==> flow/design.v <==
/*verilator lint_off MULTITOP*/
module num_rpad #(
    parameter int IN_WIDTH  = 32,
    parameter int OUT_WIDTH = 32
) (
    input  logic [ IN_WIDTH-1:0] in,
    output logic [OUT_WIDTH-1:0] out
);
  localparam int EXTEND = OUT_WIDTH - IN_WIDTH;
  assign out = {in, {EXTEND{1'b0}}};
endmodule
module num_sneg #(
    parameter int WIDTH = 32
) (
    input  logic signed [WIDTH-1:0] in,
    output logic signed [WIDTH-1:0] out
);
  assign out = -in;
endmodule
module num_sabs #(
    parameter int WIDTH = 32
) (
    input  logic signed [WIDTH-1:0] in,
    output logic signed [WIDTH-1:0] out
);
  assign out = in[WIDTH-1] ? -in : in;
endmodule
module num_min #(
    parameter int WIDTH = 32
) (
    input  logic [WIDTH-1:0] left,
    input  logic [WIDTH-1:0] right,
    output logic [WIDTH-1:0] out
);
  assign out = (left < right) ? left : right;
endmodule
module num_max #(
    parameter int WIDTH = 32
) (
    input  logic [WIDTH-1:0] left,
    input  logic [WIDTH-1:0] right,
    output logic [WIDTH-1:0] out
);
  assign out = (left > right) ? left : right;
endmodule
module num_smin #(
    parameter int WIDTH = 32
) (
    input  logic signed [WIDTH-1:0] left,
    input  logic signed [WIDTH-1:0] right,
    output logic signed [WIDTH-1:0] out
);
  assign out = (left < right) ? left : right;
endmodule
module num_smax #(
    parameter int WIDTH = 32
) (
    input  logic signed [WIDTH-1:0] left,
    input  logic signed [WIDTH-1:0] right,
    output logic signed [WIDTH-1:0] out
);
  assign out = (left > right) ? left : right;
endmodule
module num_ssignbit #(
    parameter int WIDTH = 32
) (
    input logic signed [WIDTH-1:0] in,
    output logic out
);
  assign out = in[WIDTH-1];
endmodule
module num_sadd #(
    parameter int LEFT_WIDTH = 32,
    parameter int LEFT_LSB = 0,
    parameter int RIGHT_WIDTH = 32,
    parameter int RIGHT_LSB = 0,
    parameter int OUT_WIDTH = 33
) (
    input  logic signed [ LEFT_WIDTH-1:0] left,
    input  logic signed [RIGHT_WIDTH-1:0] right,
    output logic signed [  OUT_WIDTH-1:0] out
);
  logic signed [  LEFT_LSB+LEFT_WIDTH-1:0] left_aligned;
  logic signed [RIGHT_LSB+RIGHT_WIDTH-1:0] right_aligned;
  assign left_aligned = {left, {LEFT_LSB{1'b0}}};
  assign right_aligned = {right, {RIGHT_LSB{1'b0}}};
  assign out = left_aligned + right_aligned;
endmodule
module num_smul #(
    parameter int LEFT_WIDTH = 32,
    parameter int RIGHT_WIDTH = 32,
    parameter int OUT_WIDTH = 64,
    parameter int OUT_LSB = 0
) (
    input  logic signed [ LEFT_WIDTH-1:0] left,
    input  logic signed [RIGHT_WIDTH-1:0] right,
    input  logic                          go,
    input  logic                          reset,
    input  logic                          clk,
    output logic signed [  OUT_WIDTH-1:0] out,
    output logic                          done
);
  logic [1:0] done_buffer;
  assign done = done_buffer[1];
  logic signed [       LEFT_WIDTH-1:0] left_tmp;
  logic signed [      RIGHT_WIDTH-1:0] right_tmp;
  logic signed [OUT_LSB+OUT_WIDTH-1:0] out_tmp;
  assign out = out_tmp[OUT_LSB+OUT_WIDTH-1:OUT_LSB];
  always_ff @(posedge clk) begin
    if (go) begin
      done_buffer[0] <= 1;
      done_buffer[1] <= done_buffer[0];
    end else begin
      done_buffer <= 0;
    end
  end
  always_ff @(posedge clk) begin
    if (!reset && go) begin
      left_tmp  <= left;
      right_tmp <= right;
    end else begin
      left_tmp  <= 0;
      right_tmp <= 0;
    end
  end
  always_ff @(posedge clk) begin
    if (reset) begin
      out_tmp <= 0;
    end else if (go) begin
      out_tmp <= left_tmp * right_tmp;
    end else begin
      out_tmp <= out_tmp;
    end
  end
endmodule
module smul_q31 (
    input  logic        clk,
    input  logic        reset,
    input  logic        go,
    input  logic [31:0] left,
    input  logic [31:0] right,
    output logic [31:0] out,
    output logic        done
);
  num_smul #(
      .LEFT_WIDTH (32),
      .RIGHT_WIDTH(32),
      .OUT_WIDTH  (32),
      .OUT_LSB    (31)
  ) mul (
      .left (left),
      .right(right),
      .go   (go),
      .reset(reset),
      .clk  (clk),
      .out  (out),
      .done (done)
  );
endmodule
==> flow/run.sh <==
#!/bin/bash
# the make line also repeats each setting of config.mk as NAME=value (left out here)
make -C /OpenROAD-flow-scripts/flow DESIGN_CONFIG=/design/flow/config.mk WORK_HOME=/design/flow/orfs CLKGATE_MAP_FILE= finish
==> flow/config.mk <==
export PLATFORM = sky130hd
export DESIGN_NAME = smul_q31
export DESIGN_NICKNAME = smul_q31
export VERILOG_FILES = /design/flow/design.v
export SDC_FILE = /design/flow/constraint.sdc
export NUM_CORES = 4
export LEC_CHECK = 0
export CAP_MARGIN = 20
export CORE_ASPECT_RATIO = 0.72
export CORE_MARGIN = 2
export CORE_UTILIZATION = 72
export MAX_ROUTING_LAYER = met4
export PLACE_DENSITY_LB_ADDON = 0.26
export SETUP_SLACK_MARGIN = 1.1
export SLEW_MARGIN = 20
==> flow/constraint.sdc <==
create_clock -name core_clock -period 7.69 [get_ports {clk}]
set_input_delay 1.5380 -clock core_clock [delete_from_list [all_inputs] [get_ports {clk}]]
set_output_delay 1.5380 -clock core_clock [all_outputs]
set_load 0.01 [all_outputs]
==> reports/results.tsv, run 1 <==
metric	value	unit
outcome	finished with violations	
SO Faults	setup timing	
Top FF cell, synth	dfxtp_1	
WHS Path Cells	1	
router iterations before antenna repair	12	
Mean Syn Cell Area	9.54	sq um
Flop area	2130	sq um
Reg2Reg Setup Slack	-0.21	ns
Synth Instances	4030	
Area Growth Syn to Fin	17.7	%
Worst slew margin	36.4	%
Synth Area in Simple Gates	17.0	%
largest power group	combinational cells	
Pint	0.00212	W
cell family contributing the most delay on the critical path	adder cells	
Lkg Pwr	22.1	nW
unrepaired setup endpoints after global routing	yes	
Top cells by area	fa_1 (56%), and2_1 (9.6%), inv_1 (9.5%), ha_1 (5.8%), dfxtp_1 (5.1%)	
CTS root buf	clkbuf_16	
Hold Crit Endpoint	mul.done_buffer[1]	
CP max stage delay	0.62	ns
drt total wl	137000	microns
crit path buf inv count	6	
yosys synthesis warning count	1	
comb. cell area	33500	sq um
final setup vio count	2	
Synth flops	98	
fill count	2318	
Post-synth seq share	5.10	%
final hold vios	0	
Clock net power	0.000563	W
startpoint types	flop	
dpl ws	-0.189	ns
largest net degree at the start of global routing	51	
P per Cell Area	93.7	nW/um^2
share of power burned in registers	14.5	%
global-route wire length before repair	181000	microns
Num CTS Buffers	9	
Post-synth top cells	fa_1 (1072), inv_1 (969), and2_1 (590)	
mux share	0.443	%
CP Depth	25	
Iteration-0 DRC Markers	4724	
synthesized area	38400	sq um
GPL Wtd Cong	1.04	
ys async rst share	0	%
sequential group power	0.000616	W
worst r2r path cells	25	
CTS tree	built	
htree depth	3	
Max-area cell share	55.8	%
period utilization	103	%
Yosys top cell by area	fa_1	
Buffers on Ports	99	
P_comb	0.00306	W
combinational share of power	72.2	%
Fin Clk Skew	0.0463	ns
end of the critical path	mul.out_tmp[60]	
FMAX	127	MHz
r2r endpoint	mul.out_tmp[60]	
vias post-DR	31800	
final cell count without fillers	4949	
max_cap viols	0	
remaining antenna violation count after routing	0	
switching share of total power	50.1	%
aoi/oai-family share of the synthesized area	3.37	%
Hold Crit Class	flop to flop	
IO Count	100	
Crit Path Category	flop to flop	
Layout Nets	5560	
Max stage delay cell, worst path	fa_2	
XORs/XNORs by Area	0.911	%
Synth top cell by count	fa_1	
Post-DP HPWL	89500	microns
Tmin final	7.90	ns
Final Worst Setup Slack	-0.213	ns
Psw	0.00213	W
cell mode on critical path	fa_1	
worst min-delay path startpoint	mul.done_buffer[0]	
flip-flops with a built-in enable	0	
Layout Utilization	86.2	%
YS chip area	38400	sq um
Overall Power	0.00424	W
Floorplan Nets	5347	
vias in the first global route	31400	
chip area	55300	sq um
CP endpoint kind	flop	
gr ovfl total	0	
clock sinks	98	
initial antenna violation count	5	
Fin Hold WS	0.427	ns
Rows	71	
Req. time, crit path	8.00	ns
Reg clk slew, reported paths	0.13	ns
gr usage total	45.4	%
Adder Area Share	61.6	%
Unique cell types	68	
ys cells	4030	
Routed WL per cell	27.6	microns
Slew Limit Fails	0	
core area	52500	sq um
Largest logic family	adder cells	
worst-path maximum fanout	5	
DR vias/cell	6.42	
number of OpenROAD warnings	30	
VDD IR max	0.142	mV
# DRC	0	
placed cell count	4805	
Init Core Util	73.2	%
Critical R2R Launch	mul.left_tmp[31]	
worst-margin pin slew	0.954	ns
Die H	200	microns
CP startpoint	mul.left_tmp[31]	
clock share of power	13.3	%
buffer levels on the longest clock path	2	
Die X	276	microns
WP data arrival	8.21	ns
clk ins delay skew pair	0.45	ns
[per-stage QoR]
stage,TNS [ns],area (sq um)
2_1_floorplan,0,39200
3_3_place_gp,0,42000
3_5_place_dp,-0.368,42000
4_1_cts,0,43200
5_1_grt,-1.54,45200
6_report,-0.316,45200
[area by class of cell]
class | instances | area share (%)
Antenna cell | 8 | 0.0443
Clock buffer | 9 | 0.498
Clock inverter | 7 | 0.180
Inverter | 969 | 8.06
Multi-Input combinational cell | 2749 | 74.0
Sequential cell | 98 | 4.70
Tap cell | 693 | 1.92
Timing Repair Buffer | 416 | 10.7
[routing by layer]
layer	vias up	wire length (microns)	track usage, %
li1	12000	-	-
met1	15600	45900	62.3
met2	3264	54900	60.0
met3	943	27300	22.8
met4	0	8690	11.4
met5	-	0	-
[timing repair]
item	CTS	global route
pin swaps	96	188
hold buffers	0	0
endpoints found under the setup margin	32	32
gates resized	144	266
hold endpoints to repair	0	0
buffers inserted	31	64
cloned	6	19
==> run 2: changes to the inputs <==
- CORE_ASPECT_RATIO: 0.72 -> not set
- CORE_UTILIZATION: 72 -> 64
- CTS_CLUSTER_SIZE: not set -> 97
- MAX_ROUTING_LAYER: met4 -> not set
- PLACE_DENSITY_LB_ADDON: 0.26 -> 0.05
- SETUP_SLACK_MARGIN: 1.1 -> not set
- clock period: 7.69 -> 7.14 ns (I/O delays scaled with it)
==> run 2 against run 1 <==
Flip-flop count unchanged. The layout still fails its checks (setup timing). Routed wire length is 23% lower. Critical path type unchanged. Critical endpoint unchanged. Sequential power increased by 7.6%.
==> reports/results.tsv, run 2 <==
metric	value	unit	change
outcome	finished with violations		
SO Faults	setup timing		
Psw	0.00199	W	-6.2%
number of OpenROAD warnings	29		-3.3%
sequential group power	0.000663	W	+7.6%
worst-margin pin slew	0.914	ns	-0.0401 ns
CP startpoint	mul.right_tmp[13]		
dpl ws	-0.539	ns	-0.350 ns
Yosys top cell by area	fa_1		
P_comb	0.00304	W	about the same
placed cell count	5120		+6.6%
remaining antenna violation count after routing	0		unchanged
Synth flops	98		unchanged
CP Depth	24		-4.0%
# DRC	0		unchanged
Synth Instances	4030		unchanged
yosys synthesis warning count	1		unchanged
cell family contributing the most delay on the critical path	adder cells		
share of power burned in registers	15.5	%	+1.0 points
WHS Path Cells	1		unchanged
drt total wl	106000	microns	-23%
buffer levels on the longest clock path	2		unchanged
Crit Path Category	flop to flop		
Routed WL per cell	20.4	microns	-26%
Area Growth Syn to Fin	19.6	%	
Clock net power	0.000587	W	+4.3%
Hold Crit Endpoint	mul.done_buffer[1]		
combinational share of power	70.9	%	-1.3 points
ys cells	4030		unchanged
period utilization	106	%	+3.1 points
Init Core Util	64.9	%	-8.3 points
Pint	0.00230	W	+8.6%
Req. time, crit path	7.43	ns	-0.57 ns
YS chip area	38400	sq um	unchanged
switching share of total power	46.5	%	-3.6 points
chip area	62000	sq um	+12%
cell mode on critical path	fa_1		
comb. cell area	33200	sq um	-0.83%
ys async rst share	0	%	unchanged
Max-area cell share	55.8	%	unchanged
Largest logic family	adder cells		
final setup vio count	25		+23
final hold vios	0		unchanged
final cell count without fillers	5195		+5.0%
FMAX	132	MHz	+4.5%
Lkg Pwr	22.8	nW	+3.5%
Mean Syn Cell Area	9.54	sq um	unchanged
synthesized area	38400	sq um	unchanged
flip-flops with a built-in enable	0		unchanged
Fin Hold WS	0.450	ns	+0.0226 ns
clock share of power	13.7	%	+0.4 points
Buffers on Ports	99		unchanged
r2r endpoint	mul.out_tmp[60]		
vias post-DR	28400		-11%
Fin Clk Skew	0.0333	ns	-0.0129 ns
Max stage delay cell, worst path	fa_1		
Rows	89		+25%
router iterations before antenna repair	8		-4
crit-path cells	buf_12 > buf_6 > and2_4 > fa_1 > inv_1 > fa_1 > fa_1 > fa_1 > fa_1 > inv_2 > fa_1 > fa_2 > fa_1 > ha_4 > a21o_1 > o21ba_4 > o221ai_2 > a221o_1 > a31oi_4 > o21ai_4 > o221ai_4 > o21ai_2 > nor4b_4 > or4_1		
startpoint types	flop		
Iteration-0 DRC Markers	1589		-66%
clock sinks	98		unchanged
Post-synth top cells	fa_1 (1072), inv_1 (969), and2_1 (590)		
core area	59200	sq um	+13%
VDD IR max	0.162	mV	+14%
Top cells by area	fa_1 (56%), and2_1 (9.6%), inv_1 (9.5%), ha_1 (5.8%), dfxtp_1 (5.1%)		
P per Cell Area	93.3	nW/um^2	-0.47%
global-route wire length before repair	165000	microns	-8.8%
fill count	3983		+72%
Tmin final	7.56	ns	-0.341 ns
Synth top cell by count	fa_1		
worst min-delay path startpoint	mul.done_buffer[0]		
worst-path maximum fanout	4		-1
Num CTS Buffers	9		unchanged
Critical R2R Launch	mul.right_tmp[13]		
Floorplan Nets	5347		unchanged
Top FF cell, synth	dfxtp_1		
Hold Crit Class	flop to flop		
worst r2r path cells	24		-4.0%
initial antenna violation count	3		-2
clk ins delay skew pair	0.42	ns	-0.03 ns
Synth Area in Simple Gates	17.0	%	unchanged
gr usage total	34.9	%	-11 points
htree depth	3		unchanged
Reg2Reg Setup Slack	-0.42	ns	-0.21 ns
Die H	249	microns	+25%
max_cap viols	0		unchanged
Die X	249	microns	-9.9%
Slew Limit Fails	0		unchanged
largest power group	combinational cells		
Unique cell types	68		unchanged
DR vias/cell	5.46		-15%
crit path buf inv count	4		-2
unrepaired setup endpoints after global routing	yes		
Post-synth seq share	5.10	%	unchanged
Adder Area Share	61.6	%	unchanged
aoi/oai-family share of the synthesized area	3.37	%	unchanged
mux share	0.443	%	unchanged
Reg clk slew, reported paths	0.11	ns	-0.02 ns
Post-DP HPWL	87300	microns	-2.5%
CP max stage delay	0.58	ns	-0.04 ns
IO Count	100		unchanged
CP endpoint kind	flop		
Worst slew margin	39.1	%	+2.7 points
CTS root buf	clkbuf_16		
GPL Wtd Cong	0.959		-7.3%
CTS Hold Buffers Added	0		unchanged
Layout Nets	5733		+3.1%
gr ovfl total	0		unchanged
end of the critical path	mul.out_tmp[60]		
XORs/XNORs by Area	0.911	%	unchanged
largest net degree at the start of global routing	51		unchanged
Final Worst Setup Slack	-0.422	ns	-0.209 ns
vias in the first global route	31200		-0.67%
CTS tree	built		
WP data arrival	7.86	ns	-0.35 ns
Flop area	2030	sq um	-4.5%
## run 2: final cells by class
cell class	instances	share of cell area, %
clock buffers	9	0.490
repair buffers	589	12.7
flip-flops and latches	98	4.42
well taps	773	2.10
diodes	1	0.00544
inverters	969	7.92
multi-input cells	2749	72.1
clock inverters	7	0.188
## run 2: per-stage QoR
step	setup TNS [ns]	power [W]	util, %	area, sq um
4_1_cts	-3.53	0.00409	75.6	44800
2_1_floorplan	-1.69	0.00215	-	38600
3_3_place_gp	-7.28	0.00331	73.8	43700
3_5_place_dp	-8.90	0.00334	73.8	43700
5_1_grt	-9.49	0.00458	77.6	46000
6_report	-4.59	0.00429	77.6	46000
## run 2: layer usage
metal	up-vias	share of wire (%)	GRT usage, %
met5	-	0	0
met4	0	6.9	19.6
met3	338	5.3	3.70
met2	1010	52	61.4
met1	14700	36	42.3
li1	12300	-	-
## run 2: timing repair
item | in CTS | in global routing
endpoints found under the setup margin | 30 | 32
endpoints found under the hold margin | 0 | 0
pin swaps | 84 | 178
gates resized | 132 | 222
buffers inserted | 25 | 32
cloned | 3 | 10
==> run 3: changes to the inputs <==
- CORE_UTILIZATION: 64 -> 72
- CTS_CLUSTER_DIAMETER: not set -> 334
- CTS_CLUSTER_SIZE: 97 -> 38
- PLACE_DENSITY_LB_ADDON: 0.05 -> 0.0
- SETUP_SLACK_MARGIN: not set -> 1.1
- clock period: 7.14 -> 7.54 ns (I/O delays scaled with it)
==> run 3 against run 2 <==
The layout still fails its checks (setup timing). First-iteration DRC count increased by 46%. Clock-buffer cell count unchanged. Routed wire length is 8.6% higher. Power fell by 5.7%. Clock power decreased by 4.9%. Cell count shrank 5.0%. Final area down 2.8%. Sequential power down 4.7%.
==> reports/results.tsv, run 3 <==
metric	value	unit	change
Post-DP HPWL	88000	microns	+0.76%
Die X	235	microns	-5.6%
core area	52700	sq um	-11%
vias post-DR	29300		+3.3%
IO Count	100		unchanged
switching share of total power	48.2	%	+1.8 points
worst-margin pin slew	1.01	ns	+0.0937 ns
Worst slew margin	32.8	%	-6.2 points
ys async rst share	0	%	unchanged
router iterations before antenna repair	6		-2
global-route wire length before repair	178000	microns	+7.9%
vias in the first global route	33400		+7.2%
outcome	finished with violations		
Yosys top cell by area	fa_1		
CP max stage delay	0.60	ns	+0.02 ns
Critical R2R Launch	mul.right_tmp[3]		
Synth Area in Simple Gates	17.0	%	unchanged
# DRC	0		unchanged
met2 Use GR	72.0	%	+11 points
clock share of power	13.8	%	about the same
unrepaired setup endpoints after global routing	yes		
Clock net power	0.000558	W	-4.9%
synthesized area	38400	sq um	unchanged
chip area	55300	sq um	-11%
DR vias/cell	5.94		+8.8%
CP startpoint	mul.right_tmp[3]		
P per Cell Area	90.6	nW/um^2	-2.9%
Buffers on Ports	99		unchanged
Post-synth seq share	5.10	%	unchanged
Tmin final	7.66	ns	+0.0979 ns
Fin Clk Skew	0.0358	ns	+0.00244 ns
clock sinks	98		unchanged
CP endpoint kind	flop		
number of OpenROAD warnings	29		unchanged
Area Growth Syn to Fin	16.2	%	
Lkg Pwr	22.0	nW	-3.5%
Hold Crit Endpoint	mul.done_buffer[1]		
Crit Path Category	flop to flop		
period utilization	102	%	-4.3 points
aoi/oai-family share of the synthesized area	3.37	%	unchanged
gr ovfl total	0		unchanged
Max-area cell share	55.8	%	unchanged
Die H	235	microns	-5.6%
flip-flops with a built-in enable	0		unchanged
worst r2r path cells	23		-4.2%
Hold Crit Class	flop to flop		
end of the critical path	mul.out_tmp[60]		
remaining antenna violation count after routing	0		unchanged
cell mode on critical path	fa_1		
comb. cell area	33300	sq um	+0.53%
max_cap viols	0		unchanged
Post-synth top cells	fa_1 (1072), inv_1 (969), and2_1 (590)		
CP Depth	23		-4.2%
Largest logic family	adder cells		
fill count	2859		-28%
WP data arrival	7.98	ns	+0.12 ns
yosys synthesis warning count	1		unchanged
YS chip area	38400	sq um	unchanged
CTS root buf	clkbuf_16		
M3 GR Usage	8.61	%	+4.9 points
mux share	0.443	%	unchanged
Psw	0.00195	W	-2.1%
Synth top cell by count	fa_1		
gr usage total	42.5	%	+7.6 points
worst min-delay path startpoint	mul.done_buffer[0]		
htree depth	3		unchanged
final cell count without fillers	4936		-5.0%
Flop area	2070	sq um	+2.2%
busiest grt layer	met2		
VDD IR max	0.135	mV	-17%
Top cells by area	fa_1 (56%), and2_1 (9.6%), inv_1 (9.5%), ha_1 (5.8%), dfxtp_1 (5.1%)		
Routed WL per cell	23.3	microns	+14%
largest net degree at the start of global routing	51		unchanged
r2r endpoint	mul.out_tmp[60]		
buffer levels on the longest clock path	2		unchanged
CTS Hold Buffers Added	0		unchanged
Reg clk slew, reported paths	0.11	ns	about the same
Max stage delay cell, worst path	fa_1		
XORs/XNORs by Area	0.911	%	unchanged
placed cell count	4830		-5.7%
Rows	84		-5.6%
Pint	0.00209	W	-8.8%
met1 usage	48.3	%	+6.0 points
Reg2Reg Setup Slack	-0.12	ns	+0.30 ns
startpoint types	flop		
Mean Syn Cell Area	9.54	sq um	unchanged
Adder Area Share	61.6	%	unchanged
Iteration-0 DRC Markers	2312		+46%
worst-path maximum fanout	21		+17
Synth flops	98		unchanged
Slew Limit Fails	0		unchanged
P_comb	0.00286	W	-6%
final hold vios	0		unchanged
Layout Nets	5559		-3.0%
CTS tree	built		
final setup vio count	7		-72%
initial antenna violation count	5		+2
sequential group power	0.000632	W	-4.7%
Init Core Util	73.0	%	+8.1 points
crit path buf inv count	3		-1
drt total wl	115000	microns	+8.6%
Synth Instances	4030		unchanged
crit-path cells	buf_12 > nand2_1 > fa_1 > fa_1 > fa_1 > fa_1 > inv_1 > fa_1 > fa_1 > fa_2 > fa_1 > ha_4 > buf_4 > nand2_1 > o21ba_4 > o221ai_2 > a221o_1 > a31oi_4 > o21ai_4 > o221ai_4 > o21ai_2 > nor4b_4 > or4_1		
Final Worst Setup Slack	-0.120	ns	+0.302 ns
largest power group	combinational cells		
ys cells	4030		unchanged
Req. time, crit path	7.86	ns	+0.43 ns
share of power burned in registers	15.6	%	about the same
GPL Wtd Cong	0.979		+2.1%
FMAX	131	MHz	-1.3%
WHS Path Cells	1		unchanged
Num CTS Buffers	9		unchanged
Floorplan Nets	5347		unchanged
SO Faults	setup timing		
cell family contributing the most delay on the critical path	adder cells		
Unique cell types	68		unchanged
Top FF cell, synth	dfxtp_1		
combinational share of power	70.6	%	-0.3 points
clk ins delay skew pair	0.43	ns	about the same
setup tns final	-0.397	ns	+4.19 ns
[run 3: layout make-up]
type / count / share of cell area [%]
multi-input combinational: 2749 / 74.7
clock buffer: 9 / 0.504
clock inverter: 7 / 0.182
tap: 688 / 1.93
timing repair buffer: 415 / 9.93
antenna: 1 / 0.00560
inverter: 969 / 8.15
sequential: 98 / 4.64
[run 3: what timing repair did]
action | 4_1_cts | 5_1_grt
gates cloned | 8 | 3
gates resized | 201 | 127
pin swaps | 111 | 116
setup buffers | 50 | 28
endpoints found under the hold margin | 0 | 0
endpoints found under the setup margin | 32 | 32
[run 3: per-layer routing]
layer  share of wire (%)  wire (microns)
met4                 9.3           10600
met2                  50           57500
met5               0.010              12
met1                  32           36200
met3                 9.1           10500
[run 3: metrics by stage]
stage               setup WS [ns]  total power (W)  utilization, %  hold WS, ns  instance area [sq um]
finish                     -0.120          0.00405            84.8        0.415                  44700
global route               -0.254          0.00427            84.8        0.432                  44700
CTS                        0.0225          0.00384            83.3        0.417                  43900
detailed placement         -0.155          0.00306            80.0        0.429                  42100
global placement          -0.0832          0.00299            80.0        0.418                  42100
floorplan                 -0.0741          0.00212               -        0.412                  39200
==> run 4: changes to the inputs <==
- ABC_AREA: not set -> 1
- CELL_PAD_IN_SITES_GLOBAL_PLACEMENT: not set -> 2
- CORE_UTILIZATION: 72 -> 62
- CTS_CLUSTER_DIAMETER: 334 -> 261
- CTS_CLUSTER_SIZE: 38 -> not set
- GPL_ROUTABILITY_DRIVEN: not set -> 0
- GPL_TIMING_DRIVEN: not set -> 1
- PLACE_DENSITY_LB_ADDON: 0.0 -> 0.23
- SETUP_SLACK_MARGIN: 1.1 -> 0.08
- SLEW_MARGIN: 20 -> 25
- clock period: 7.54 -> 7.29 ns (I/O delays scaled with it)
==> run 4 against run 3 <==
The run now fails in 3_1_place_gp_skip_io. Synthesized cell count up 31%. Die area grew 23%. Synthesized area is 6.6% higher.
==> reports/results.tsv, run 4 <==
metric	value	unit	change
outcome	aborted with a tool error		
Fail Step	3_1_place_gp_skip_io		
Error	[ERROR FLW-0024] Place density exceeds 1.0 (current PLACE_DENSITY_LB_ADDON =  0.23). Please check if the value of  PLACE_DENSITY_LB_ADDON is between 0 and 0.99.		
Post-synth seq share	4.79	%	-0.32 points
Mean Syn Cell Area	7.74	sq um	-19%
Adder Area Share	57.8	%	-3.8 points
ys cells	5295		+31%
Synth top cell by count	inv_1		
Unique cell types	30		-56%
chip area	68200	sq um	+23%
Post-synth top cells	inv_1 (1765), nand2_1 (1431), fa_1 (1072)		
core area	65600	sq um	+25%
Rows	94		+12%
Synth flops	98		unchanged
mux share	0	%	-0.44 points
synthesized area	41000	sq um	+6.6%
Die H	261	microns	+11%
ys async rst share	0	%	unchanged
Synth Area in Simple Gates	17.2	%	+0.17 points
Floorplan Nets	6612		+24%
Top cells by area	fa_1 (52%), inv_1 (16%), nand2_1 (13%), ha_1 (5.4%), dfxtp_1 (4.8%)		
Init Core Util	62.5	%	-11 points
Largest logic family	adder cells		
yosys synthesis warning count	1		unchanged
XORs/XNORs by Area	0.235	%	-0.68 points
Top FF cell, synth	dfxtp_1		
Yosys top cell by area	fa_1		
flip-flops with a built-in enable	0		unchanged
Max-area cell share	52.4	%	-3.5 points
YS chip area	41000	sq um	+6.6%
Die X	261	microns	+11%
aoi/oai-family share of the synthesized area	1.93	%	-1.4 points
Synth Instances	5295		+31%
==> run 5: changes to the inputs <==
- ABC_AREA: 1 -> not set
- CAP_MARGIN: 20 -> 5
- CELL_PAD_IN_SITES_GLOBAL_PLACEMENT: 2 -> not set
- CORE_ASPECT_RATIO: not set -> 0.72
- CORE_UTILIZATION: 62 -> 72
- CTS_CLUSTER_DIAMETER: 261 -> not set
- GPL_ROUTABILITY_DRIVEN: 0 -> not set
- GPL_TIMING_DRIVEN: 1 -> not set
- MAX_ROUTING_LAYER: not set -> met4
- PLACE_DENSITY_LB_ADDON: 0.23 -> not set
- SETUP_SLACK_MARGIN: 0.08 -> 1.1
- SLEW_MARGIN: 25 -> 20
- clock period: 7.29 -> 7.56 ns (I/O delays scaled with it)
==> run 5 against run 4 <==
The layout now fails its checks (setup timing). Synthesized area shrank 6.2%. Synthesized cell count shrank 24%. Die area shrank 19%.
==> reports/results.tsv, run 5 <==
metric	value	unit	change
worst-path maximum fanout	32		
FMAX	130	MHz	
VDD IR max	0.160	mV	
crit path buf inv count	4		
gr usage total	46.8	%	
Crit Path Category	flop to flop		
cell family contributing the most delay on the critical path	adder cells		
Worst slew margin	36.9	%	
max_cap viols	0		
Yosys top cell by area	fa_1		
clock share of power	13.5	%	
Reg2Reg Setup Slack	-0.16	ns	
Synth flops	98		unchanged
Fin Clk Skew	0.0428	ns	
cell mode on critical path	fa_1		
Critical R2R Launch	mul.left_tmp[30]		
CTS Hold Buffers Added	0		
clock sinks	98		
CP startpoint	mul.left_tmp[30]		
WHS Path Cells	1		
clk ins delay skew pair	0.44	ns	
P per Cell Area	92.3	nW/um^2	
Final Worst Setup Slack	-0.157	ns	
IO Count	100		
Psw	0.00202	W	
vias post-DR	29600		
outcome	finished with violations		
r2r endpoint	mul.out_tmp[60]		
CP max stage delay	0.65	ns	
end of the critical path	mul.out_tmp[60]		
Adder Area Share	61.6	%	+3.8 points
global-route wire length before repair	186000	microns	
Max stage delay cell, worst path	fa_1		
Mean Syn Cell Area	9.54	sq um	+23%
XORs/XNORs by Area	0.911	%	+0.68 points
Max-area cell share	55.8	%	+3.5 points
largest net degree at the start of global routing	51		
Synth Area in Simple Gates	17.0	%	-0.17 points
Lkg Pwr	21.9	nW	
CTS root buf	clkbuf_16		
Unique cell types	68		+130%
mux share	0.443	%	+0.44 points
DR vias/cell	6.01		
remaining antenna violation count after routing	0		
Init Core Util	73.2	%	+11 points
Layout Nets	5547		
Buffers on Ports	99		
Top cells by area	fa_1 (56%), and2_1 (9.6%), inv_1 (9.5%), ha_1 (5.8%), dfxtp_1 (5.1%)		
Tmin final	7.72	ns	
GPL Wtd Cong	1.02		
Reg clk slew, reported paths	0.10	ns	
Synth top cell by count	fa_1		
CTS tree	built		
worst-margin pin slew	0.946	ns	
buffer levels on the longest clock path	2		
Hold Crit Class	flop to flop		
flip-flops with a built-in enable	0		unchanged
final setup vio count	11		
Routed WL per cell	24.5	microns	
switching share of total power	49.2	%	
drt total wl	121000	microns	
CP Depth	22		
router iterations before antenna repair	7		
unrepaired setup endpoints after global routing	yes		
yosys synthesis warning count	1		unchanged
chip area	55300	sq um	-19%
vias in the first global route	31800		
final hold vios	0		
ys cells	4030		-24%
SO Faults	setup timing		
htree depth	3		
Synth Instances	4030		-24%
CP endpoint kind	flop		
startpoint types	flop		
Clock net power	0.000555	W	
worst min-delay path startpoint	mul.done_buffer[0]		
Post-synth top cells	fa_1 (1072), inv_1 (969), and2_1 (590)		
YS chip area	38400	sq um	-6.2%
Hold Crit Endpoint	mul.done_buffer[1]		
Num CTS Buffers	9		
ys async rst share	0	%	unchanged
# DRC	0		
dpl ws	-0.226	ns	
Largest logic family	adder cells		
core area	52500	sq um	-20%
share of power burned in registers	15.3	%	
Post-DP HPWL	94200	microns	
WP data arrival	8.01	ns	
Top FF cell, synth	dfxtp_1		
Area Growth Syn to Fin	15.5	%	
Layout Utilization	84.6	%	
crit-path cells	buf_12 > nand2_1 > fa_1 > inv_1 > fa_1 > inv_1 > fa_1 > fa_1 > inv_1 > fa_1 > fa_1 > fa_1 > fa_1 > ha_1 > nand2_1 > nor4_2 > nand4_1 > o21ai_4 > o221ai_4 > o21ai_2 > nor4_1 > or4_1		
aoi/oai-family share of the synthesized area	3.37	%	+1.4 points
Post-synth seq share	5.10	%	+0.32 points
Die X	276	microns	+5.8%
Iteration-0 DRC Markers	3391		
period utilization	102	%	
Pint	0.00208	W	
Fin Hold WS	0.461	ns	
number of OpenROAD warnings	31		
Slew Limit Fails	0		
synthesized area	38400	sq um	-6.2%
worst r2r path cells	22		
combinational share of power	71.1	%	
Rows	71		-24%
Die H	200	microns	-23%
gr ovfl total	0		
sequential group power	0.000629	W	
Req. time, crit path	7.86	ns	
Floorplan Nets	5347		-19%
largest power group	combinational cells		
P_comb	0.00292	W	
initial antenna violation count	4		
## run 5: metal layers
layer	global-route usage [%]	vias up	wire (microns)
li1	-	11900	-
met1	64.5	15100	46200
met5	-	-	0
met4	8.97	0	3110
met3	23.9	306	22300
met2	62.6	2285	49200
## run 5: per-stage QoR
stage | setup TNS (ns) | std cells | power [W] | instance area (sq um)
final | -0.602 | 4934 | 0.00410 | 44400
after global routing | -3.59 | 4933 | 0.00431 | 44400
after CTS | 0 | 4875 | 0.00384 | 43400
after detailed placement | -0.977 | 4834 | 0.00309 | 42100
after global placement | -0.351 | 4834 | 0.00305 | 42100
after floorplan | -0.0803 | 4030 | 0.00212 | 39200
## run 5: final cells by class
cell class,count,area (sq um)
Multi-Input combinational cell,2749,33300
Sequential cell,98,2060
Tap cell,693,867
Timing Repair Buffer,403,4230
Antenna cell,6,15.0
Fill cell,2953,8100
Clock buffer,9,225
Inverter,969,3640
Clock inverter,7,70.1
## run 5: repair_timing
action	4_1_cts	5_1_grt
endpoints found under the setup margin	32	32
pin swaps	66	81
cloned	3	3
gates resized	201	135
setup buffers	22	50
==> run 6: changes to the inputs <==
- CAP_MARGIN: 5 -> 20
- CELL_PAD_IN_SITES_GLOBAL_PLACEMENT: not set -> 1
- CORE_ASPECT_RATIO: 0.72 -> not set
- CORE_MARGIN: 2 -> 7
- CORE_UTILIZATION: 72 -> 27
- CTS_CLUSTER_SIZE: not set -> 76
- GPL_ROUTABILITY_DRIVEN: not set -> 0
- GPL_TIMING_DRIVEN: not set -> 0
- MAX_ROUTING_LAYER: met4 -> not set
- PLACE_DENSITY: not set -> 0.49
- SETUP_SLACK_MARGIN: 1.1 -> not set
- SLEW_MARGIN: 20 -> 25
- TNS_END_PERCENT: not set -> 80
- clock period: 7.56 -> 4.85 ns (I/O delays scaled with it)
==> run 6 against run 5 <==
The layout still fails its checks (setup timing). Sequential power grew 59%. Global-route usage shrank 24 points. Utilization shrank 51 points. Critical endpoint unchanged. Combinational power grew about 60%. Hold slack lost 0.017 ns. Critical path depth grew 5. Final area grew 6.2%. Setup slack lost 2.9 ns. Largest power group unchanged. Register-to-register slack lost 2.9 ns. Clock skew shrank 0.027 ns. Routed wire length grew 42%.
==> reports/results.tsv, run 6 <==
metric	value	unit	change
WHS Path Cells	1		unchanged
ys cells	4030		unchanged
# DRC	0		unchanged
Req. time, crit path	5.18	ns	-2.68 ns
Init Core Util	27.2	%	-46 points
Die X	391	microns	+42%
Clock net power	0.000842	W	+52%
r2r endpoint	mul.out_tmp[60]		
period utilization	163	%	+61 points
CP startpoint	mul.left_tmp[31]		
Hold Crit Class	flop to flop		
Num CTS Buffers	9		unchanged
vias post-DR	28400		-4.1%
mux share	0.443	%	unchanged
DR vias/cell	4.59		-24%
htree depth	3		unchanged
IO Count	100		unchanged
CP endpoint kind	flop		
gr usage total	22.5	%	-24 points
Adder Area Share	61.6	%	unchanged
Synth top cell by count	fa_1		
FMAX	126	MHz	-2.4%
share of power burned in registers	15.4	%	about the same
CP Depth	27		+23%
Mean Syn Cell Area	9.54	sq um	unchanged
initial antenna violation count	26		+22
largest net degree at the start of global routing	22		-57%
P_comb	0.00466	W	+60%
Critical R2R Launch	mul.left_tmp[31]		
Area Growth Syn to Fin	22.6	%	
buffer levels on the longest clock path	2		unchanged
worst-path maximum fanout	6		-81%
clock share of power	12.9	%	-0.6 points
comb. cell area	33500	sq um	+0.75%
Hold Crit Endpoint	mul.done_buffer[1]		
vias in the first global route	31900		+0.21%
worst min-delay path startpoint	mul.done_buffer[0]		
number of OpenROAD warnings	29		-6.5%
Max stage delay cell, worst path	fa_2		
Die H	391	microns	+96%
end of the critical path	mul.out_tmp[60]		
Crit Path Category	flop to flop		
Reg clk slew, reported paths	0.09	ns	about the same
worst-margin pin slew	1.03	ns	+0.0825 ns
Top FF cell, synth	dfxtp_1		
unrepaired setup endpoints after global routing	yes		
Post-DP HPWL	143000	microns	+51%
synthesized area	38400	sq um	unchanged
Lkg Pwr	22.3	nW	+2.0%
CTS Hold Buffers Added	0		unchanged
Fin Clk Skew	0.0159	ns	-0.0269 ns
Rows	138		+94%
chip area	153000	sq um	+180%
Top cells by area	fa_1 (56%), and2_1 (9.6%), inv_1 (9.5%), ha_1 (5.8%), dfxtp_1 (5.1%)		
P per Cell Area	138	nW/um^2	+49%
Unique cell types	68		unchanged
fill count	14900		+400%
Fin Hold WS	0.444	ns	-0.0167 ns
worst r2r path cells	27		+23%
clock sinks	98		unchanged
Iteration-0 DRC Markers	1692		-50%
Layout Nets	5600		+0.96%
Max-area cell share	55.8	%	unchanged
global-route wire length before repair	243000	microns	+31%
Slew Limit Fails	0		unchanged
XORs/XNORs by Area	0.911	%	unchanged
VDD IR max	0.155	mV	-2.9%
Pint	0.00324	W	+56%
ys async rst share	0	%	unchanged
Largest logic family	adder cells		
setup tns final	-84.13	ns	-83.52 ns
Synth flops	98		unchanged
CP max stage delay	0.67	ns	+0.02 ns
combinational share of power	71.6	%	+0.5 points
Yosys top cell by area	fa_1		
cell family contributing the most delay on the critical path	adder cells		
gr ovfl total	0		unchanged
final setup vio count	32		+21
Routed WL per cell	27.6	microns	+13%
switching share of total power	50.2	%	+0.96 points
startpoint types	flop		
clk ins delay skew pair	0.45	ns	about the same
Flop area	2120	sq um	+2.5%
YS chip area	38400	sq um	unchanged
router iterations before antenna repair	5		-2
Psw	0.00326	W	+62%
drt total wl	171000	microns	+42%
Worst slew margin	31.4	%	-5.5 points
core area	141000	sq um	+170%
WP data arrival	8.24	ns	+0.23 ns
Synth Area in Simple Gates	17.0	%	unchanged
Post-synth seq share	5.10	%	unchanged
Reg2Reg Setup Slack	-3.06	ns	-2.90 ns
Tmin final	7.91	ns	+0.192 ns
outcome	finished with violations		
SO Faults	setup timing		
crit path buf inv count	10		+6
flip-flops with a built-in enable	0		unchanged
final hold vios	0		unchanged
max_cap viols	0		unchanged
CTS root buf	clkbuf_16		
Floorplan Nets	5347		unchanged
Synth Instances	4030		unchanged
remaining antenna violation count after routing	0		unchanged
CTS tree	built		
sequential group power	0.00100	W	+59%
Post-synth top cells	fa_1 (1072), inv_1 (969), and2_1 (590)		
aoi/oai-family share of the synthesized area	3.37	%	unchanged
Final Worst Setup Slack	-3.06	ns	-2.90 ns
yosys synthesis warning count	1		unchanged
largest power group	combinational cells		
Buffers on Ports	99		unchanged
[run 6: stage by stage]
step | instance area, sq um | setup WS [ns] | utilization, % | cells | total power, W
after floorplan | 39500 | -2.76 | - | 4030 | 0.00339
after global routing | 47100 | -3.22 | 33.3 | 6181 | 0.00695
after CTS | 46400 | -3.09 | 32.8 | 6146 | 0.00643
final | 47100 | -3.06 | 33.3 | 6194 | 0.00651
after detailed placement | 43000 | -4.53 | 30.4 | 6022 | 0.00503
after global placement | 42900 | -4.60 | 30.3 | 6019 | 0.00503
[run 6: area by class of cell]
type,count,share of cell area [%]
Buffer,212,5.76
Inverter,969,7.77
Clock inverter,7,0.173
Sequential cell,98,4.49
Antenna cell,16,0.0849
Clock buffer,9,0.478
Tap cell,1890,5.02
Timing Repair Buffer,244,5.09
Multi-Input combinational cell,2749,71.1
[run 6: routing by layer]
metal | part of all wire, % | GRT usage [%]
met1 | 42 | 29.0
met2 | 50 | 39.1
met3 | 4.3 | 2.68
met4 | 4.1 | 7.95
met5 | 0 | 0
[run 6: what timing repair did]
item	in CTS	in global routing
buffers inserted	109	34
pin swaps	124	88
gates cloned	1	0
gates resized	547	115
endpoints found under the setup margin	32	32
==> run 7: changes to the inputs <==
- ABC_AREA: not set -> 1
- CELL_PAD_IN_SITES_GLOBAL_PLACEMENT: 1 -> not set
- CORE_MARGIN: 7 -> 2
- CORE_UTILIZATION: 27 -> 66
- CTS_CLUSTER_SIZE: 76 -> not set
- GPL_ROUTABILITY_DRIVEN: 0 -> not set
- GPL_TIMING_DRIVEN: 0 -> not set
- PLACE_DENSITY: 0.49 -> 0.36
- SETUP_SLACK_MARGIN: not set -> 2.5
- SLEW_MARGIN: 25 -> 20
- TNS_END_PERCENT: 80 -> not set
- clock period: 4.85 -> 10.9 ns (I/O delays scaled with it)
==> run 7 against run 6 <==
Power decreased by 63%. Utilization increased by 36 points. Clock-buffer cell count unchanged. Clock power decreased by 54%. Clock skew decreased by 0.0010 ns. Synthesized cell count increased by 31%. The run now finishes clean. Global-route usage increased by 16 points. Synthesized area increased by 6.6%. Final area decreased by 8.8%.
==> reports/results.tsv, run 7 <==
metric	value	unit	change
aoi/oai-family share of the synthesized area	1.93	%	-1.4 points
Synth top cell by count	inv_1		
mux share	0	%	-0.44 points
Worst slew margin	23.7	%	-7.8 points
Floorplan Nets	6612		+24%
remaining antenna violation count after routing	0		unchanged
Adder Area Share	57.8	%	-3.8 points
CTS tree	built		
max_cap viols	0		unchanged
Fin Clk Skew	0.0149	ns	-0.00103 ns
largest power group	combinational cells		
end of the critical path	mul.out_tmp[38]		
vias post-DR	32000		+12%
Clock net power	0.000390	W	-54%
unrepaired setup endpoints after global routing	no		
Slew Limit Fails	0		unchanged
crit path buf inv count	7		-3
Top cells by area	fa_1 (52%), inv_1 (16%), nand2_1 (13%), ha_1 (5.4%), dfxtp_1 (4.8%)		
Area Growth Syn to Fin	4.92	%	
CP Depth	27		unchanged
core area	61600	sq um	-56%
P per Cell Area	55.3	nW/um^2	-60%
Num CTS Buffers	9		unchanged
final setup vio count	0		-100%
gr usage total	38.5	%	+16 points
Flop area	1980	sq um	-6.2%
clk ins delay skew pair	0.42	ns	-0.03 ns
chip area	64100	sq um	-58%
worst min-delay path startpoint	mul.done_buffer[0]		
IO Count	100		unchanged
Crit Path Category	flop to flop		
Routed WL per cell	18.6	microns	-33%
flip-flops with a built-in enable	0		unchanged
fill count	5169		-65%
largest net degree at the start of global routing	67		+200%
clock sinks	98		unchanged
Synth Instances	5295		+31%
Lkg Pwr	26.4	nW	+18%
clock share of power	16.4	%	+3.5 points
Unique cell types	30		-56%
yosys synthesis warning count	1		unchanged
Die X	253	microns	-35%
Synth Area in Simple Gates	17.2	%	+0.17 points
ys async rst share	0	%	unchanged
drt total wl	113000	microns	-34%
Rows	91		-34%
Reg2Reg Setup Slack	2.96	ns	+6.01 ns
initial antenna violation count	1		-96%
GPL Wtd Cong	1.03		
CP max stage delay	1.08	ns	+0.41 ns
Hold Crit Endpoint	mul.done_buffer[1]		
VDD IR max	0.138	mV	-11%
Max stage delay cell, worst path	dfxtp_1		
ys cells	5295		+31%
vias in the first global route	34300		+7.6%
Mean Syn Cell Area	7.74	sq um	-19%
CP startpoint	mul.left_tmp[14]		
P_comb	0.00155	W	-67%
Largest logic family	adder cells		
cell family contributing the most delay on the critical path	adder cells		
number of OpenROAD warnings	28		-3.4%
Antenna diodes	0		-16
sequential group power	0.000443	W	-56%
Hold Crit Class	flop to flop		
Yosys top cell by area	fa_1		
Buffers on Ports	99		unchanged
buffer levels on the longest clock path	2		unchanged
XORs/XNORs by Area	0.235	%	-0.68 points
period utilization	72.9	%	-90 points
CTS root buf	clkbuf_16		
switching share of total power	53.2	%	+3.0 points
share of power burned in registers	18.6	%	+3.2 points
comb. cell area	31600	sq um	-5.7%
Critical R2R Launch	mul.left_tmp[14]		
setup tns final	0	ns	+84.13 ns
Psw	0.00126	W	-61%
router iterations before antenna repair	7		+2
worst-path maximum fanout	20		+14
worst-margin pin slew	1.14	ns	+0.115 ns
YS chip area	41000	sq um	+6.6%
WHS Path Cells	2		+1
Pint	0.00111	W	-66%
CP endpoint kind	flop		
Post-synth seq share	4.79	%	-0.32 points
combinational share of power	65.0	%	-6.6 points
post-CTS setup buffer count	0		-100%
startpoint types	flop		
Max-area cell share	52.4	%	-3.5 points
worst r2r path cells	27		unchanged
cell mode on critical path	fa_1		
Synth flops	98		unchanged
Post-DP HPWL	92300	microns	-35%
Init Core Util	66.5	%	+39 points
final hold vios	0		unchanged
Top FF cell, synth	dfxtp_1		
Die H	253	microns	-35%
Req. time, crit path	11.23	ns	+6.05 ns
synthesized area	41000	sq um	+6.6%
CTS Hold Buffers Added	0		unchanged
htree depth	3		unchanged
Tmin final	7.94	ns	+0.0358 ns
Post-synth top cells	inv_1 (1765), nand2_1 (1431), fa_1 (1072)		
Iteration-0 DRC Markers	2483		+47%
global-route wire length before repair	186000	microns	-23%
DR vias/cell	5.24		+14%
outcome	complete, no violations		
WP data arrival	8.28	ns	+0.04 ns
gr ovfl total	0		unchanged
Layout Nets	6570		+17%
FMAX	126	MHz	-0.45%
# DRC	0		unchanged
Reg clk slew, reported paths	0.10	ns	about the same
Layout Utilization	69.8	%	+36 points
r2r endpoint	mul.out_tmp[38]		
-- run 7: stage by stage --
stage                     setup WS [ns]  hold WS (ns)  power (W)  area, sq um  cells
after CTS                          2.75         0.436    0.00239        43000   6095
after detailed placement           2.81         0.411    0.00198        42700   6079
after global placement             2.87         0.410    0.00196        42700   6079
final                              2.96         0.435    0.00238        43000   6095
after floorplan                    3.59         0.390    0.00139        41000   5295
after global routing               2.49         0.439    0.00258        43000   6095
-- run 7: metal layers --
layer	vias up	track usage, %	part of all wire (%)	wire [microns]
li1	14300	-	-	-
met1	15900	49.7	38	42800
met2	1413	64.6	49	54900
met3	319	5.58	8.3	9360
met4	2	17.8	5.4	6080
met5	-	0	0.0088	10
-- run 7: repair_timing --
action	in CTS	in global routing
resized	0	4
endpoints found under the hold margin	0	0
endpoints found under the setup margin	0	13
-- run 7: cell type report --
type | count | area share [%]
clock buffers | 9 | 0.524
clock inverters | 7 | 0.189
inverters | 1766 | 15.4
multi-input cells | 3222 | 73.5
flip-flops and latches | 98 | 4.61
well taps | 837 | 2.43
repair buffers | 156 | 3.29
==> run 8: changes to the inputs <==
- ABC_AREA: 1 -> not set
- CORE_UTILIZATION: 66 -> 45
- PLACE_DENSITY: 0.36 -> not set
- SETUP_SLACK_MARGIN: 2.5 -> 1.62
- clock period: 10.9 -> 7.68 ns (I/O delays scaled with it)
==> run 8 against run 7 <==
Sequential share of layout area about the same. Via count decreased by 15%. Clock power increased by 35%. Clock skew increased by 0.0081 ns. Synthesized area decreased by 6.2%. Fmax increased by 6.1%. Sequential power increased by 41%. Register-to-register slack got worse by 2.8 ns.
==> reports/results.tsv, run 8 <==
metric	value	unit	change
outcome	complete, no violations		
CTS root buf	clkbuf_16		
Critical R2R Launch	mul.right_tmp[11]		
Lkg Pwr	22.1	nW	-16%
end of the critical path	mul.out_tmp[61]		
GPL Wtd Cong	0.883		-14%
Post-synth top cells	fa_1 (1072), inv_1 (969), and2_1 (590)		
Buffers on Ports	99		unchanged
buffer levels on the longest clock path	2		unchanged
metal2 WL	59000	microns	+7.5%
fill count	7836		+52%
gr usage total	26.2	%	-12 points
# DRC	0		unchanged
Routed WL per cell	20.2	microns	+8.8%
Largest logic family	adder cells		
final setup vio count	0		unchanged
Synth top cell by count	fa_1		
Fin Clk Skew	0.0230	ns	+0.00814 ns
Layout Nets	5564		-15%
Post-DP HPWL	87400	microns	-5.3%
final hold vios	0		unchanged
P per Cell Area	84.0	nW/um^2	+52%
switching share of total power	46.9	%	-6.2 points
global-route wire length before repair	173000	microns	-7.3%
Rows	107		+18%
Slew Limit Fails	0		unchanged
Num CTS Buffers	9		unchanged
unrepaired setup endpoints after global routing	yes		
ys async rst share	0	%	unchanged
Mean Syn Cell Area	9.54	sq um	+23%
Clock net power	0.000528	W	+35%
Pint	0.00201	W	+81%
htree depth	3		unchanged
remaining antenna violation count after routing	0		unchanged
sequential group power	0.000624	W	+41%
cell family contributing the most delay on the critical path	adder cells		
YS chip area	38400	sq um	-6.2%
WHS Path Cells	1		-1
clk ins delay skew pair	0.44	ns	+0.02 ns
met1 wire length	40300	microns	-5.8%
Hold Crit Class	flop to flop		
yosys synthesis warning count	1		unchanged
period utilization	97.5	%	+25 points
Max stage delay cell, worst path	fa_2		
CTS Hold Buffers Added	0		unchanged
WP data arrival	7.86	ns	-0.42 ns
Adder Area Share	61.6	%	+3.8 points
initial antenna violation count	3		+2
largest net degree at the start of global routing	51		-24%
core area	84900	sq um	+38%
crit path buf inv count	5		-2
Reg clk slew, reported paths	0.09	ns	about the same
vias post-DR	27200		-15%
combinational share of power	69.6	%	+4.6 points
Post-synth seq share	5.10	%	+0.32 points
startpoint types	flop		
number of OpenROAD warnings	29		+3.6%
clock sinks	98		unchanged
Init Core Util	45.3	%	-21 points
Max-area cell share	55.8	%	+3.5 points
Crit Path Category	flop to flop		
Synth Area in Simple Gates	17.0	%	-0.17 points
design area	45100	sq um	+4.9%
DR vias/cell	5.04		-3.9%
Hold Crit Endpoint	mul.done_buffer[1]		
share of power burned in registers	16.5	%	-2.1 points
CTS tree	built		
cell mode on critical path	fa_1		
r2r endpoint	mul.out_tmp[61]		
ys cells	4030		-24%
chip area	87800	sq um	+37%
met3 WL	4150	microns	-56%
Reg2Reg Setup Slack	0.19	ns	-2.76 ns
Iteration-0 DRC Markers	1211		-51%
CP startpoint	mul.right_tmp[11]		
Req. time, crit path	8.06	ns	-3.17 ns
FMAX	134	MHz	+6.1%
Area after DPL	42800	sq um	+0.26%
mux share	0.443	%	+0.44 points
Yosys top cell by area	fa_1		
Unique cell types	68		+130%
Synth Instances	4030		-24%
CP endpoint kind	flop		
largest power group	combinational cells		
Overall Power	0.00379	W	+59%
worst-margin pin slew	0.655	ns	-0.488 ns
Floorplan Nets	5347		-19%
Top cells by area	fa_1 (56%), and2_1 (9.6%), inv_1 (9.5%), ha_1 (5.8%), dfxtp_1 (5.1%)		
final cell count without fillers	5398		-11%
P_comb	0.00264	W	+70%
flip-flops with a built-in enable	0		unchanged
worst min-delay path startpoint	mul.done_buffer[0]		
synthesized area	38400	sq um	-6.2%
CP max stage delay	0.61	ns	-0.47 ns
VDD IR max	0.135	mV	-2.1%
max_cap viols	0		unchanged
gr ovfl total	0		unchanged
Tmin final	7.49	ns	-0.456 ns
drt total wl	109000	microns	-3.6%
Die X	296	microns	+17%
Worst slew margin	56.2	%	+33 points
Top FF cell, synth	dfxtp_1		
Fin Hold WS	0.455	ns	+0.0195 ns
Psw	0.00178	W	+41%
router iterations before antenna repair	5		-2
Area Growth Syn to Fin	17.3	%	
placed cell count	5270		-13%
worst-path maximum fanout	25		+25%
CP Depth	25		-7.4%
aoi/oai-family share of the synthesized area	3.37	%	+1.4 points
XORs/XNORs by Area	0.911	%	+0.68 points
Die H	296	microns	+17%
IO Count	100		unchanged
max layer used	met4		
worst r2r path cells	25		-7.4%
vias in the first global route	30700		-11%
Synth flops	98		unchanged
clock share of power	13.9	%	-2.5 points
[run 8: routing by layer]
layer,track usage (%),vias up
met4,11.4,0
li1,-,12000
met3,2.50,209
met2,48.6,589
met5,0,-
met1,30.7,14400
[run 8: final cells by class]
class,count,area [sq um],area share (%)
diodes,2,5.00,0.0111
flip-flops and latches,98,2080,4.61
inverters,969,3640,8.07
repair buffers,420,4440,9.85
well taps,1144,1430,3.17
clock inverters,7,81.3,0.180
multi-input cells,2749,33200,73.6
clock buffers,9,225,0.499
[run 8: what timing repair did]
item | CTS | global route
gates cloned | 5 | 4
gates resized | 143 | 108
endpoints found under the setup margin | 32 | 32
buffers inserted | 55 | 46
pin swaps | 65 | 79
[run 8: metrics by stage]
step           setup WS (ns)  util (%)  setup TNS, ns
2_1_floorplan         0.0659         -              0
3_3_place_gp          0.0591      50.4              0
3_5_place_dp         -0.0251      50.4        -0.0251
4_1_cts                0.208      52.1              0
5_1_grt              -0.0278      53.1        -0.0743
6_report               0.192      53.2              0
==> run 9: changes to the inputs <==
- CORE_ASPECT_RATIO: not set -> 0.72
- CORE_UTILIZATION: 45 -> 66
- MAX_ROUTING_LAYER: not set -> met4
- SETUP_SLACK_MARGIN: 1.62 -> 1.1
- clock period: 7.68 -> 8.0 ns (I/O delays scaled with it)
==> run 9 against run 8 <==
Power fell by 4.1%. Combinational power fell by 4%. Still clean. Hold slack improved by 0.0098 ns. Critical path type unchanged. Critical path depth fell by 1.
==> reports/results.tsv, run 9 <==
metric	value	unit	change
outcome	complete, no violations		
Synth Area in Simple Gates	17.0	%	unchanged
initial antenna violation count	3		unchanged
Top FF cell, synth	dfxtp_1		
Final Worst Setup Slack	0.275	ns	+0.0827 ns
end of the critical path	mul.out_tmp[60]		
Worst slew margin	33.5	%	-23 points
Die H	209	microns	-30%
IO Count	100		unchanged
Top cells by area	fa_1 (56%), and2_1 (9.6%), inv_1 (9.5%), ha_1 (5.8%), dfxtp_1 (5.1%)		
CTS root buf	clkbuf_16		
worst-path maximum fanout	16		-36%
Lkg Pwr	21.6	nW	-2.2%
CP Depth	24		-4.0%
Layout Nets	5486		-1.4%
Iteration-0 DRC Markers	3166		+160%
Largest logic family	adder cells		
setup tns final	0	ns	unchanged
gr ovfl total	0		unchanged
synthesized area	38400	sq um	unchanged
remaining antenna violation count after routing	0		unchanged
htree depth	3		unchanged
Buffers on Ports	99		unchanged
core area	57900	sq um	-32%
Post-DP HPWL	93200	microns	+6.6%
cell family contributing the most delay on the critical path	adder cells		
worst min-delay path startpoint	mul.done_buffer[0]		
CTS tree	built		
Pint	0.00186	W	-7.4%
Post-synth seq share	5.10	%	unchanged
CP max stage delay	0.65	ns	+0.04 ns
final setup vio count	0		unchanged
Reg clk slew, reported paths	0.10	ns	about the same
aoi/oai-family share of the synthesized area	3.37	%	unchanged
Area after DPL	41300	sq um	-3.6%
chip area	60200	sq um	-31%
WP data arrival	8.03	ns	+0.17 ns
Num CTS Buffers	9		unchanged
VDD IR max	0.188	mV	+39%
crit path buf inv count	4		-1
largest power group	combinational cells		
final hold vios	0		unchanged
number of OpenROAD warnings	31		+6.9%
Flop area	2090	sq um	+0.36%
clk ins delay skew pair	0.43	ns	about the same
XORs/XNORs by Area	0.911	%	unchanged
comb. cell area	32900	sq um	-0.92%
DR vias/cell	5.73		+14%
Crit Path Category	flop to flop		
worst-margin pin slew	0.998	ns	+0.342 ns
Rows	75		-30%
max_cap viols	0		unchanged
P per Cell Area	83.1	nW/um^2	-1.1%
Hold Crit Class	flop to flop		
YS chip area	38400	sq um	unchanged
clock share of power	13.6	%	-0.3 points
global-route wire length before repair	188000	microns	+8.7%
unrepaired setup endpoints after global routing	yes		
share of power burned in registers	16.5	%	about the same
Synth Instances	4030		unchanged
combinational share of power	69.9	%	+0.3 points
Area Growth Syn to Fin	13.8	%	
r2r endpoint	mul.out_tmp[60]		
buffer levels on the longest clock path	2		unchanged
Init Core Util	66.4	%	+21 points
CP startpoint	mul.right_tmp[5]		
WHS Path Cells	1		unchanged
mux share	0.443	%	unchanged
worst r2r path cells	24		-4.0%
fill count	4031		-49%
design area	43700	sq um	-3.0%
Floorplan Nets	5347		unchanged
flip-flops with a built-in enable	0		unchanged
clock sinks	98		unchanged
Post-synth top cells	fa_1 (1072), inv_1 (969), and2_1 (590)		
Reg2Reg Setup Slack	0.27	ns	+0.08 ns
period utilization	96.6	%	-0.93 points
dpl ws	-0.133	ns	-0.107 ns
CP endpoint kind	flop		
Unique cell types	68		unchanged
Synth flops	98		unchanged
yosys synthesis warning count	1		unchanged
cell mode on critical path	fa_1		
Tmin final	7.73	ns	+0.237 ns
crit-path cells	buf_12 > and2_1 > fa_1 > fa_1 > fa_1 > inv_1 > fa_1 > inv_1 > fa_1 > fa_2 > fa_1 > fa_1 > ha_4 > a21oi_4 > o21ba_4 > o221ai_2 > a221o_1 > a31oi_4 > buf_6 > o21ai_4 > o221ai_4 > o21ai_2 > nor4b_4 > or4_1		
startpoint types	flop		
Fin Clk Skew	0.0281	ns	+0.00514 ns
Req. time, crit path	8.30	ns	+0.24 ns
Hold Crit Endpoint	mul.done_buffer[1]		
gr usage total	44.2	%	+18 points
Routed WL per cell	24.4	microns	+21%
Layout Utilization	75.5	%	+22 points
Slew Limit Fails	0		unchanged
vias post-DR	28400		+4.3%
Psw	0.00177	W	-0.32%
# DRC	0		unchanged
GPL Wtd Cong	1.04		+18%
Yosys top cell by area	fa_1		
drt total wl	121000	microns	+11%
router iterations before antenna repair	6		+1
FMAX	129	MHz	-3.1%
Critical R2R Launch	mul.right_tmp[5]		
Fin Hold WS	0.465	ns	+0.00984 ns
switching share of total power	48.8	%	+1.9 points
Adder Area Share	61.6	%	unchanged
Synth top cell by count	fa_1		
Mean Syn Cell Area	9.54	sq um	unchanged
largest net degree at the start of global routing	51		unchanged
ys async rst share	0	%	unchanged
P_comb	0.00254	W	-4%
Max stage delay cell, worst path	fa_1		
vias in the first global route	31000		+1.0%
Clock net power	0.000494	W	-6.4%
CTS Hold Buffers Added	0		unchanged
Die X	288	microns	-2.7%
ys cells	4030		unchanged
Max-area cell share	55.8	%	unchanged
sequential group power	0.000599	W	-4.0%
## run 9: cell type report
class	count	share of cell area [%]
Clock inverter	7	0.160
Antenna cell	4	0.0229
Inverter	969	8.33
Clock buffer	9	0.515
Multi-Input combinational cell	2749	75.2
Tap cell	770	2.20
Sequential cell	98	4.77
Timing Repair Buffer	342	8.78
## run 9: what timing repair did
action / in CTS / in global routing
buffers inserted: 65 / 7
cloned: 16 / 2
endpoints found under the setup margin: 32 / 32
resized: 235 / 64
pin swaps: 150 / 56
## run 9: through the flow
stage          instances  total power (W)
2_1_floorplan       4030          0.00193
3_3_place_gp        4838          0.00275
3_5_place_dp        4838          0.00277
4_1_cts             4935          0.00351
5_1_grt             4948          0.00387
6_report            4948          0.00363
## run 9: metal layers
layer	global-route usage [%]	wire (microns)	vias up	share of wire [%]
li1	-	-	11800	-
met1	62.4	48200	14400	40
met2	54.9	46400	1887	38
met3	25.6	23300	204	19
met4	8.84	2750	0	2.3
met5	-	0	-	0
==> run 10: changes to the inputs <==
- CAP_MARGIN: 20 -> 15
- CORE_ASPECT_RATIO: 0.72 -> not set
- CORE_UTILIZATION: 66 -> 72
- CTS_CLUSTER_DIAMETER: not set -> 343
- CTS_CLUSTER_SIZE: not set -> 58
- HOLD_SLACK_MARGIN: not set -> 0.29
- MAX_ROUTING_LAYER: met4 -> not set
- PLACE_DENSITY_LB_ADDON: not set -> 0.0
- SETUP_SLACK_MARGIN: 1.1 -> -0.51
- TNS_END_PERCENT: not set -> 45
- clock period: 8.0 -> 5.74 ns (I/O delays scaled with it)
==> run 10 against run 9 <==
The layout now fails its checks (setup timing). Setup slack lost 2.2 ns. Fmax increased by 0.92%. Sequential share of layout area is 0.23 points lower. Global-route usage fell by 1.4 points. Flip-flop count unchanged. Register-to-register slack worse by 2.2 ns. Clock power grew 57%. Utilization up 11 points. Largest cell class unchanged. Highest routed layer is now met5.
==> reports/results.tsv, run 10 <==
metric	value	unit	change
Reg clk slew, reported paths	0.10	ns	about the same
P_comb	0.00384	W	+51%
clk ins delay skew pair	0.43	ns	about the same
Synth flops	98		unchanged
combinational share of power	70.5	%	+0.6 points
Rows	84		+12%
outcome	finished with violations		
DR vias/cell	5.91		+3.1%
SO Faults	setup timing		
Init Core Util	73.0	%	+6.6 points
cell family contributing the most delay on the critical path	adder cells		
buffer levels on the longest clock path	2		unchanged
period utilization	133	%	+37 points
Lkg Pwr	22.8	nW	+5.6%
Layout Nets	5729		+4.4%
Critical R2R Launch	mul.right_tmp[25]		
Yosys top cell by area	fa_1		
Adder Area Share	61.6	%	unchanged
Routed WL per cell	23.2	microns	-4.7%
Fin Clk Skew	0.0338	ns	+0.00564 ns
final cell count without fillers	5105		+3.2%
clock sinks	98		unchanged
Pint	0.00290	W	+56%
end of the critical path	mul.out_tmp[60]		
Post-DP HPWL	93100	microns	about the same
Hold Crit Endpoint	mul.done_buffer[1]		
worst-margin pin slew	1.02	ns	+0.0244 ns
share of power burned in registers	15.2	%	-1.3 points
crit path buf inv count	4		unchanged
Area Growth Syn to Fin	18.9	%	
switching share of total power	46.7	%	-2.0 points
final setup vio count	32		+32
worst-path maximum fanout	7		-9
Overall Power	0.00545	W	+50%
Hold Crit Class	flop to flop		
yosys synthesis warning count	1		unchanged
Synth top cell by count	fa_1		
CP startpoint	mul.right_tmp[25]		
Num CTS Buffers	9		unchanged
Post-synth seq share	5.10	%	unchanged
P per Cell Area	119	nW/um^2	+43%
worst min-delay path startpoint	mul.done_buffer[0]		
gr ovfl total	0		unchanged
global-route wire length before repair	180000	microns	-4.2%
initial antenna violation count	3		unchanged
WHS Path Cells	1		unchanged
r2r endpoint	mul.out_tmp[60]		
Area after DPL	43700	sq um	+5.9%
remaining antenna violation count after routing	0		unchanged
# DRC	0		unchanged
Largest logic family	adder cells		
CTS root buf	clkbuf_16		
ys cells	4030		unchanged
vias in the first global route	33800		+9.2%
chip area	55300	sq um	-8.2%
Clock net power	0.000778	W	+57%
number of OpenROAD warnings	29		-6.5%
largest net degree at the start of global routing	51		unchanged
design area	45700	sq um	+4.5%
aoi/oai-family share of the synthesized area	3.37	%	unchanged
final hold vios	0		unchanged
router iterations before antenna repair	6		unchanged
Post-synth top cells	fa_1 (1072), inv_1 (969), and2_1 (590)		
WP data arrival	7.94	ns	-0.09 ns
GPL Wtd Cong	0.958		-8.2%
Layout Utilization	86.8	%	+11 points
Synth Instances	4030		unchanged
Psw	0.00255	W	+44%
placed cell count	5017		+3.7%
worst r2r path cells	23		-4.2%
YS chip area	38400	sq um	unchanged
Max-area cell share	55.8	%	unchanged
VDD IR max	0.190	mV	+1.3%
Synth Area in Simple Gates	17.0	%	unchanged
CP endpoint kind	flop		
Top FF cell, synth	dfxtp_1		
Die H	235	microns	+13%
cell mode on critical path	fa_1		
Max stage delay cell, worst path	fa_2		
Unique cell types	68		unchanged
Floorplan Nets	5347		unchanged
comb. cell area	33100	sq um	+0.51%
Mean Syn Cell Area	9.54	sq um	unchanged
startpoint types	flop		
Crit Path Category	flop to flop		
max_cap viols	0		unchanged
Reg2Reg Setup Slack	-1.91	ns	-2.19 ns
vias post-DR	30200		+6.4%
CTS tree	built		
core area	52700	sq um	-9.1%
synthesized area	38400	sq um	unchanged
Iteration-0 DRC Markers	2582		-18%
fill count	2636		-35%
CP max stage delay	0.66	ns	about the same
Fin Hold WS	0.442	ns	-0.0230 ns
htree depth	3		unchanged
FMAX	131	MHz	+0.92%
ys async rst share	0	%	unchanged
crit-path cells	buf_4 > nand2_1 > fa_1 > inv_1 > fa_1 > fa_1 > fa_1 > fa_2 > fa_1 > fa_1 > buf_4 > fa_1 > ha_1 > buf_4 > nand2_1 > o21ai_0 > a221o_1 > a31oi_4 > o21ai_4 > o221ai_4 > o21ai_2 > nor4b_4 > or4_1		
unrepaired setup endpoints after global routing	yes		
Die X	235	microns	-18%
Antenna diodes	0		-4
flip-flops with a built-in enable	0		unchanged
Slew Limit Fails	0		unchanged
IO Count	100		unchanged
Buffers on Ports	99		unchanged
largest power group	combinational cells		
CTS Hold Buffers Added	0		unchanged
mux share	0.443	%	unchanged
sequential group power	0.000827	W	+38%
Top cells by area	fa_1 (56%), and2_1 (9.6%), inv_1 (9.5%), ha_1 (5.8%), dfxtp_1 (5.1%)		
Flop area	2070	sq um	-0.60%
gr usage total	42.8	%	-1.4 points
XORs/XNORs by Area	0.911	%	unchanged
CP Depth	23		-4.2%
Worst slew margin	31.9	%	-1.6 points
Final Worst Setup Slack	-1.91	ns	-2.19 ns
Req. time, crit path	6.02	ns	-2.28 ns
drt total wl	119000	microns	-1.7%
Tmin final	7.65	ns	-0.0706 ns
clock share of power	14.3	%	+0.7 points
## run 10: layer usage
layer / routed length [microns] / GRT usage [%] / vias to the layer above / share of wire [%]
met5: 13 / 0 / - / 0.011
met4: 10900 / 29.2 / 2 / 9.2
met3: 10900 / 7.88 / 689 / 9.2
met2: 59000 / 72.9 / 1846 / 50
met1: 37700 / 49.5 / 15300 / 32
li1: - / - / 12300 / -
## run 10: final cells by class
cell class / count / area share [%]
Timing Repair Buffer: 585 / 12.6
Multi-Input combinational cell: 2749 / 72.3
Clock inverter: 7 / 0.219
Tap cell: 688 / 1.88
Sequential cell: 98 / 4.54
Clock buffer: 9 / 0.493
Inverter: 969 / 7.96
## run 10: timing repair
item                                    in CTS  in global routing
endpoints found under the setup margin      32                 32
endpoints found under the hold margin        0                  0
buffers inserted                            41                 28
pin swaps                                   79                 74
gates resized                              143                153
cloned                                       1                  6
## run 10: stage by stage
| stage | setup slack [ns] | setup TNS (ns) |
|---|---|---|
| after detailed placement | -2.08 | -56.06 |
| final | -1.91 | -50.26 |
| after global placement | -2.00 | -55.12 |
| after CTS | -1.79 | -47.96 |
| after global routing | -2.04 | -55.06 |
| after floorplan | -1.87 | -31.84 |
Power figures rest on the tool's default switching activity, not on a simulated workload.
